==> flow/design.v (excerpt) <==
module cpu(input clk, reset, input [15:0] i_mem_rddata, output logic o_mem_rd, o_mem_wr, output logic [15:0] o_mem_addr, o_mem_wrdata);
clock: 2.12 ns
lec_check: 0
abc_area: 1
cap_margin: 20
cell_pad_in_sites_detail_placement: 0
core_margin: 2
core_utilization: 66
cts_cluster_size: 19
hold_slack_margin: 0.12
max_routing_layer: met4
place_density_lb_addon: 0.22
setup_slack_margin: -0.2
slew_margin: 20
tns_end_percent: 90
run.sh (not shown) runs the stock make flow with config.mk's settings and CLKGATE_MAP_FILE=.
The first run never finished: it broke off in 4_1_cts.
Change:
Settings changed: ABC_AREA 1 to unset, CELL_PAD_IN_SITES_DETAIL_PLACEMENT 0 to unset, CORE_UTILIZATION 66 to 40, CTS_CLUSTER_SIZE 19 to unset, HOLD_SLACK_MARGIN 0.12 to unset, MAX_ROUTING_LAYER met4 to unset, PLACE_DENSITY_LB_ADDON 0.22 to unset, SETUP_SLACK_MARGIN -0.2 to unset, TNS_END_PERCENT 90 to unset.
Clock period 2.12 ns to 7.5 ns, I/O delays scaled along.
Outcome:
- This time the run finished clean
- area after synthesis is lower by 0.45%
- die size grows by 63%
- synthesized cell count is lower by 16%
Change:
Settings changed: ABC_AREA set to 1, CORE_UTILIZATION 40 to 64, CTS_CLUSTER_DIAMETER set to 251, SETUP_SLACK_MARGIN set to -0.51.
Clock period 7.5 ns to 5.63 ns, I/O delays scaled along.
- The changed run completed, yet does not pass: negative setup slack
- setup slack gets worse by 1300 ps
- critical path depth is higher by 27
- wire length climbs by 3.9%
- final cell count rises by 18%
- non-clock buffer count rises by 309
- final area increases by 13%
- area after synthesis went up by 0.45%
- clock-buffer cell count is higher by 1
- total power went up by 33%
- first-iteration DRC count grows by 49%
Change:
Settings changed: CORE_ASPECT_RATIO set to 0.67, CORE_UTILIZATION 64 to 40, CTS_CLUSTER_DIAMETER 251 to unset, CTS_CLUSTER_SIZE set to 46, HOLD_SLACK_MARGIN set to 0.12, SETUP_SLACK_MARGIN -0.51 to unset.
Clock period 5.63 ns to 11.0 ns, I/O delays scaled along.
- Now the flow produced a clean layout
- power goes down by well over a third
- critical path depth drops by 9
- flip-flop count is unchanged
- synthesized area stays the same
- worst setup slack improved by 3900 ps
- sequential share of layout area rose by 3.9 points
Change:
Settings changed: CELL_PAD_IN_SITES_GLOBAL_PLACEMENT set to 3, CORE_MARGIN 2 to 7, CORE_UTILIZATION 40 to 25, CTS_CLUSTER_SIZE 46 to 66, PLACE_DENSITY_LB_ADDON set to 0.09, SLEW_MARGIN 20 to 40, TNS_END_PERCENT set to 75.
Design area climbs by 3.7%.
Total power rises by 7.4%.
Die area is higher by about 70%.
Synthesized cell count stays the same.
Sequential cell count does not change.
Wire length rises by about 25%.
Global-route usage shrinks by 8.0 points.
Clock power grows by about 20%.
Change:
Settings changed: ABC_AREA 1 to unset, CELL_PAD_IN_SITES_GLOBAL_PLACEMENT 3 to unset, CORE_ASPECT_RATIO 0.67 to unset, CORE_MARGIN 7 to 2, CORE_UTILIZATION 25 to 18, CTS_CLUSTER_SIZE 66 to unset, HOLD_SLACK_MARGIN 0.12 to unset, PLACE_DENSITY set to 0.63, PLACE_DENSITY_LB_ADDON 0.09 to unset, SETUP_SLACK_MARGIN set to 0.49, SLEW_MARGIN 40 to 20, TNS_END_PERCENT 75 to unset.
Clock period 11.0 ns to 7.5 ns, I/O delays scaled along.
After rerunning:
- routed wire length shrinks by about 22%
- die area came out higher by 28%
- maximum frequency grows by about 24%
- worst hold slack got worse by 3.5 ps
- non-clock buffer count rose by 48
- global-route usage is lower by 8.2 points
- sequential power went up by about 47%
- count of clock-buffer cells in the layout goes down by 2
- synthesized area is lower by about 0.45%
- total power rose by 38%

* * *

Setup of job 7895:
Starting RTL as in the previous note.
make LEC_CHECK=0 ABC_AREA=1 CAP_MARGIN=20 CELL_PAD_IN_SITES_DETAIL_PLACEMENT=0 CORE_MARGIN=2 CORE_UTILIZATION=43 CTS_CLUSTER_DIAMETER=191 CTS_CLUSTER_SIZE=19 GPL_ROUTABILITY_DRIVEN=0 HOLD_SLACK_MARGIN=0.23 PLACE_DENSITY_LB_ADDON=0.22 SETUP_SLACK_MARGIN=-0.01 SLEW_MARGIN=20 TNS_END_PERCENT=30 finish   # period 9.53 ns
For job 3663, these inputs were changed with respect to job 7895:
# job 7895
export LEC_CHECK = 0
export ABC_AREA = 1
export CAP_MARGIN = 20
export CELL_PAD_IN_SITES_DETAIL_PLACEMENT = 0
export CORE_MARGIN = 2
export CORE_UTILIZATION = 43
export CTS_CLUSTER_DIAMETER = 191
export CTS_CLUSTER_SIZE = 19
export GPL_ROUTABILITY_DRIVEN = 0
export HOLD_SLACK_MARGIN = 0.23
export PLACE_DENSITY_LB_ADDON = 0.22
export SETUP_SLACK_MARGIN = -0.01
export SLEW_MARGIN = 20
export TNS_END_PERCENT = 30
create_clock -name core_clock -period 9.53 [get_ports {clk}]
# job 3663
export LEC_CHECK = 0
export CAP_MARGIN = 20
export CORE_MARGIN = 2
export CORE_UTILIZATION = 20
export SLEW_MARGIN = 20
create_clock -name core_clock -period 8.57 [get_ports {clk}]
==> results <==
Hold slack across job 7895 and job 3663: no real change.
Lower logic area was reported by job 7895, not job 3663.
Looking at transition time of the tightest slew-check pin across job 7895 and job 3663, the one that comes out lower is job 3663.
Input changes introduced in job 1813 (baseline for comparison: job 3663):
# job 3663
export LEC_CHECK = 0
export CAP_MARGIN = 20
export CORE_MARGIN = 2
export CORE_UTILIZATION = 20
export SLEW_MARGIN = 20
create_clock -name core_clock -period 8.57 [get_ports {clk}]
# job 1813
export LEC_CHECK = 0
export CAP_MARGIN = 20
export CORE_MARGIN = 2
export CORE_UTILIZATION = 64
export SETUP_SLACK_MARGIN = -0.49
export SLEW_MARGIN = 20
create_clock -name core_clock -period 4.97 [get_ports {clk}]
[summary]
Job 1813: DPL-0038 in global routing -> run aborted. Job 1813 against job 3663: last weighted congestion value of the routability-driven placer has increased, die size -about 70%, number of gates resized after cts has increased, detailed placement HPWL went up, area fraction in full adders, half adders and majority gates roughly the same.
Input-level comparison between job 2748 and job 1813:
# job 1813
export LEC_CHECK = 0
export CAP_MARGIN = 20
export CORE_MARGIN = 2
export CORE_UTILIZATION = 64
export SETUP_SLACK_MARGIN = -0.49
export SLEW_MARGIN = 20
create_clock -name core_clock -period 4.97 [get_ports {clk}]
# job 2748
export LEC_CHECK = 0
export CAP_MARGIN = 20
export CELL_PAD_IN_SITES_DETAIL_PLACEMENT = 2
export CORE_MARGIN = 2
export CORE_UTILIZATION = 70
export PLACE_DENSITY = 0.63
export SETUP_SLACK_MARGIN = 0.49
export SLEW_MARGIN = 20
create_clock -name core_clock -period 7.5 [get_ports {clk}]
[summary]
The log for job 2748 ends in detailed placement with error DPL-0033, so the run never completed.
Between job 2748 and job 1813, width of the die is higher for job 1813, job 2748 comes in under that.
From job 2748 to job 1813, number of distinct library cells after synthesis did not move at all.
The area of the placeable core of job 2748 was superior to that of job 1813.
#### Input delta (job 2512 over job 2748)
# job 2748
export LEC_CHECK = 0
export CAP_MARGIN = 20
export CELL_PAD_IN_SITES_DETAIL_PLACEMENT = 2
export CORE_MARGIN = 2
export CORE_UTILIZATION = 70
export PLACE_DENSITY = 0.63
export SETUP_SLACK_MARGIN = 0.49
export SLEW_MARGIN = 20
create_clock -name core_clock -period 7.5 [get_ports {clk}]
# job 2512
export LEC_CHECK = 0
export CAP_MARGIN = 20
export CORE_MARGIN = 2
export CORE_UTILIZATION = 72
export SETUP_SLACK_MARGIN = -0.18
export SLEW_MARGIN = 20
create_clock -name core_clock -period 6.61 [get_ports {clk}]
### Flow results
Number of cells produced by synthesis: job 2512 vs job 2748 identical. Job 2512 had finished all stages when the layout checks came back failing, citing negative setup slack. On count of state elements after synthesis, job 2512 tracks job 2748 almost exactly. [compare] base=job 2748 new=job 2512: chip area in the Yosys report held steady; width of the die lost 1.4%. Taking job 2512 as 1.0, job 2748 lands at 0.948 on final weighted congestion of routability-driven global placement. Total number of placement rows for job 2512 is lower than for job 2748. The run showing the smaller core utilization at floorplan is job 2748. Job 2748 → job 2512: placeable core area decreased by about 3% relative to the old numbers; die height went down; die area went down by about 2.7%.
Relative to job 2512, the following input files were edited for job 8949:
# job 2512
export LEC_CHECK = 0
export CAP_MARGIN = 20
export CORE_MARGIN = 2
export CORE_UTILIZATION = 72
export SETUP_SLACK_MARGIN = -0.18
export SLEW_MARGIN = 20
create_clock -name core_clock -period 6.61 [get_ports {clk}]
# job 8949
export LEC_CHECK = 0
export CAP_MARGIN = 20
export CORE_MARGIN = 2
export CORE_UTILIZATION = 55
export SETUP_SLACK_MARGIN = 1.3
export SLEW_MARGIN = 20
create_clock -name core_clock -period 4.97 [get_ports {clk}]
--- outcome ---
Diff job 8949..job 2512 | simple-gate share of the synthesized area | unchanged
Job 8949: aborted in global routing (tool error)
Diff job 2512..job 8949 | number of port buffers | unchanged
Against job 2512, job 8949 comes in 18 points lower on initial cell density of the core.
Taking job 2512 as 1.0, job 8949 lands at 1.3 on die area.
Re clock tree buffer depth: no difference whatsoever between job 8949 and job 2512.
Taking job 2512 as the reference, in job 8949 share of flip-flops with an asynchronous set or reset after synthesis flat, total cell area reported by yosys after synthesis about even, die extent in x increased about 14%, placed cell count moved up.
Vertical die dimension of job 8949 exceeds that of job 2512 by more than 10%.
Power figures rest on the tool's default switching activity, not on a simulated workload.
